Setup of v5:
// complex_mean_square
module complex_mean_square (
    input wire i_clk,
    input wire i_arst,
    input wire i_en,
    input wire [2:0] i_log2_samples,
    input wire        i_valid,
    input wire [31:0] i_y,
    input wire [31:0] i_y_hat,
    output reg        o_valid,
    output reg [63:0] o_data
);
Size: roughly 4100 cells after synthesis, ~87 flip-flops, about 140 I/O pins, ~37000 sq um of cells after synthesis.
clock: 9.67 ns
lec_check: 0
cap_margin: 20
cell_pad_in_sites_detail_placement: 0
core_margin: 2
core_utilization: 72
cts_cluster_size: 78
gpl_timing_driven: 1
hold_slack_margin: -0.1
max_routing_layer: met4
place_density: 0.35
setup_slack_margin: -0.58
slew_margin: 40
tns_end_percent: 40
run.sh (not shown) runs the stock make flow with config.mk's settings and CLKGATE_MAP_FILE=.
| v5 | all stages done | FAIL | negative setup slack |
What v16 does differently from v5 at the input level:
diff --git a/flow/config.mk b/flow/config.mk
--- a/flow/config.mk
+++ b/flow/config.mk
@@ -7,2 +7,3 @@
 export LEC_CHECK = 0
+export ABC_AREA = 1
 export CAP_MARGIN = 20
@@ -11,9 +12,8 @@
 export CORE_UTILIZATION = 72
-export CTS_CLUSTER_SIZE = 78
+export CTS_CLUSTER_DIAMETER = 91
+export CTS_CLUSTER_SIZE = 15
 export GPL_TIMING_DRIVEN = 1
-export HOLD_SLACK_MARGIN = -0.1
-export MAX_ROUTING_LAYER = met4
-export PLACE_DENSITY = 0.35
-export SETUP_SLACK_MARGIN = -0.58
+export PLACE_DENSITY = 0.8
+export SETUP_SLACK_MARGIN = 1.57
 export SLEW_MARGIN = 40
-export TNS_END_PERCENT = 40
+export TNS_END_PERCENT = 20
==> flow/constraint.sdc <==
create_clock -name core_clock -period 5.18 [get_ports {i_clk}]
set_input_delay 1.0360 -clock core_clock [delete_from_list [all_inputs] [get_ports {i_clk}]]
set_output_delay 1.0360 -clock core_clock [all_outputs]
set_load 0.01 [all_outputs]
## What came out
- v16 vs v5 — chip area line of the yosys report climbed by a few percent
- Measured against v16, the synthesized cell count of v5 comes out at 0.844 times the reference value.
- Higher mean instance size in the synthesized netlist among v5 and v16: v5
- v5 → v16: sequential cell area fraction in the yosys report -0.19 points, cell area after technology mapping rose by 1200 sq um, number of distinct library cells after synthesis down about 30%, synthesized-area fraction occupied by ao, oa, aoi and oai cells fell 0.85 points.
- Cell count listed in synth_stat.txt, v5 and v16, higher one = v16.
- v16 never completed, since it errored out during 5_1_grt.
- [v16 vs v5] simple-gate portion of the synthesized area: higher in v16
- The area fraction in full adders, half adders and majority gates of v16 is lower than that of v5.
The inputs of v45 differ from those of v16 as listed below.
==> flow/config.mk <==
export PLATFORM = sky130hd
export DESIGN_NAME = complex_mean_square
export DESIGN_NICKNAME = complex_mean_square
export VERILOG_FILES = /design/flow/design.v
export SDC_FILE = /design/flow/constraint.sdc
export NUM_CORES = 4
export LEC_CHECK = 0
export CAP_MARGIN = 20
export CORE_MARGIN = 2
export CORE_UTILIZATION = 57
export SLEW_MARGIN = 20
==> flow/constraint.sdc <==
create_clock -name core_clock -period 5.26 [get_ports {i_clk}]
set_input_delay 1.0520 -clock core_clock [delete_from_list [all_inputs] [get_ports {i_clk}]]
set_output_delay 1.0520 -clock core_clock [all_outputs]
set_load 0.01 [all_outputs]
Findings:
- Between v45 and v16, the chip area from the yosys synthesis statistics is higher for v16.
- Diff v45 and v16: compound-gate portion of the synthesized area higher in v45
- Completing all stages was not enough for v45: its layout failed the final checks because of negative setup slack.
- Diff v16 -> v45 | post-synthesis instance total | down by more than 10%

* * *

run A:
Starting RTL as in the previous note.
Settings: LEC_CHECK=0, ABC_AREA=1, CAP_MARGIN=20, CELL_PAD_IN_SITES_DETAIL_PLACEMENT=2, CORE_ASPECT_RATIO=1.27, CORE_MARGIN=9, CORE_UTILIZATION=40, GPL_ROUTABILITY_DRIVEN=1, MAX_ROUTING_LAYER=met4, MIN_ROUTING_LAYER=met2, PLACE_DENSITY_LB_ADDON=0.13, SETUP_SLACK_MARGIN=1.52, SLEW_MARGIN=40, TNS_END_PERCENT=25; clock period 13.5 ns.
Run A: full flow OK, the timing, DRC and antenna checks passed
> inputs changed (run A -> run B)
Settings: CELL_PAD_IN_SITES_DETAIL_PLACEMENT changed from 2 to 1; GPL_ROUTABILITY_DRIVEN removed (was 1); CORE_ASPECT_RATIO changed from 1.27 to 1.49; SLEW_MARGIN changed from 40 to 20; ABC_AREA removed (was 1); CTS_CLUSTER_DIAMETER newly set to 77; SETUP_SLACK_MARGIN removed (was 1.52); PLACE_DENSITY_LB_ADDON removed (was 0.13); GPL_TIMING_DRIVEN newly set to 0; CORE_MARGIN changed from 9 to 2; TNS_END_PERCENT changed from 25 to 95; CELL_PAD_IN_SITES_GLOBAL_PLACEMENT newly set to 1; MIN_ROUTING_LAYER removed (was met2).
Results
Looking at run B and run A, the clock transition at the registers of the reported paths is a wash. Run B and run A ended up with nearly the same starting density of the core. | combined flip-flop and latch cell area | run B vs run A | ≈ equal |. Taking run B as 1.0, run A lands at 1.15 on post-detailed-placement half-perimeter wirelength. The share of the clock period used by the worst path after layout number comes out higher for run B vs run A. For core utilization, run A and run B come out practically identical. Arrival time at the worst endpoint (lower): run A. Relative to run A, the critical path depth measured on run B has increased by a few percent.
Modified inputs, run C compared to run B
Settings: GPL_TIMING_DRIVEN: 0 -> unset; TNS_END_PERCENT: 95 -> 25; CORE_ASPECT_RATIO: 1.49 -> unset; CELL_PAD_IN_SITES_GLOBAL_PLACEMENT: 1 -> unset; MAX_ROUTING_LAYER: met4 -> unset; CELL_PAD_IN_SITES_DETAIL_PLACEMENT: 1 -> unset; CTS_CLUSTER_DIAMETER: 77 -> unset; CTS_CLUSTER_SIZE: unset -> 15; CORE_UTILIZATION: 40 -> 63.
- Run C | stages: all done | timing, DRC, antenna: all pass
- When run C is measured against run B, its minimum setup slack among reg-to-reg paths turns out 160 ps higher.
- Run C vs run B: final weighted congestion in routability-driven placement down by a few percent
- Between run C and run B, it is run C whose number of buffers and inverters on the critical path is lower, by 3.
- In the reports for run B and run C, the smaller clock period minus final worst setup slack belongs to run C.
- STATUS total number of vias: run C wins against run B
- As far as area after synthesis goes, run C and run B are indistinguishable; the numbers are identical.
- Going from run B to run C, layout overhead on the synthesized area shrinks by 3.1 points.
- Run B has higher area share of buffers outside the clock network than run C.
- Run C vs run B — wire length dropped 29%.
Here is what was changed in the inputs of run D compared with run C.
Settings: GPL_ROUTABILITY_DRIVEN newly set to 0; CELL_PAD_IN_SITES_GLOBAL_PLACEMENT newly set to 1; GPL_TIMING_DRIVEN newly set to 0; MAX_ROUTING_LAYER newly set to met4; CTS_CLUSTER_DIAMETER newly set to 77; CELL_PAD_IN_SITES_DETAIL_PLACEMENT newly set to 1; CTS_CLUSTER_SIZE removed (was 15); CAP_MARGIN changed from 20 to 0; ABC_AREA newly set to 1; SETUP_SLACK_MARGIN newly set to 1.39; CORE_UTILIZATION changed from 63 to 40; CORE_ASPECT_RATIO newly set to 1.49.
Notes after the runs:
Of run D and run C, it is run D that has the higher cell count listed in synth_stat.txt.
Sequential cell count: run C vs run D identical
When run D is measured against run C, its number of non-clock buffers turns out 40% higher.
Run D vs run C — final cell area excluding filler cells rose 2600 um2.
Between run D and run C, it is run D whose clock slew seen by the registers of the worst setup and hold paths is lower, by 30 ps.
Comparing run C and run D, the lower mux cell area share after synthesis was measured on run D.
What run E does differently from run D at the input level:
Settings: ABC_AREA removed (was 1); TNS_END_PERCENT changed from 25 to 15; GPL_TIMING_DRIVEN removed (was 0); CELL_PAD_IN_SITES_DETAIL_PLACEMENT removed (was 1); CELL_PAD_IN_SITES_GLOBAL_PLACEMENT removed (was 1); CTS_CLUSTER_DIAMETER removed (was 77); MAX_ROUTING_LAYER removed (was met4); CTS_CLUSTER_SIZE newly set to 10; GPL_ROUTABILITY_DRIVEN removed (was 0); SETUP_SLACK_MARGIN removed (was 1.39); CAP_MARGIN changed from 0 to 20; CORE_ASPECT_RATIO changed from 1.49 to 1.28.
==> comparison <==
Min biggest fanout along the worst timing path across run D and run E: run D. Run E ends up with a worst hold slack that is 60 ps higher than in run D. Met3 track demand over resource in global routing: run E vs run D down 0.44 points. Post-synthesis chip area from yosys (run E over run D): decrease, about 3%. Looking at tally of buffers added on design ports, run E sits 1.5% higher than run D does. Run E: area of the multi-input gates lower than run D. Compared with run D, run E shows post-detailed-routing wire length lower by about 33%. When the final numbers for run D and run E were put side by side, the setup slack at placement turned out to be greater in run E. Compare run D and run E | cell area after placement higher: run D.
Relative to run E, the following input files were edited for run F:
Settings: CTS_CLUSTER_SIZE removed (was 10); CELL_PAD_IN_SITES_DETAIL_PLACEMENT newly set to 1; GPL_TIMING_DRIVEN newly set to 0; TNS_END_PERCENT removed (was 15); HOLD_SLACK_MARGIN newly set to -0.05; CORE_ASPECT_RATIO removed (was 1.28).
--- outcome ---
Against run E as the reference, run F delivers a higher vias after detailed routing. Summary of run F over run E: final wirelength went up 31 mm; final standard cell utilization of the core rose by 0.78 points. Measured against each other, run E and run F differ in cell count, the higher figure coming from run F. Per the comparison of run F with run E, number of tap cells inserted now smaller; met1 capacity usage during global routing now larger. A endpoint of the worst setup timing path of o_data[28] is what run F shows, while o_data[30] belongs to run E.
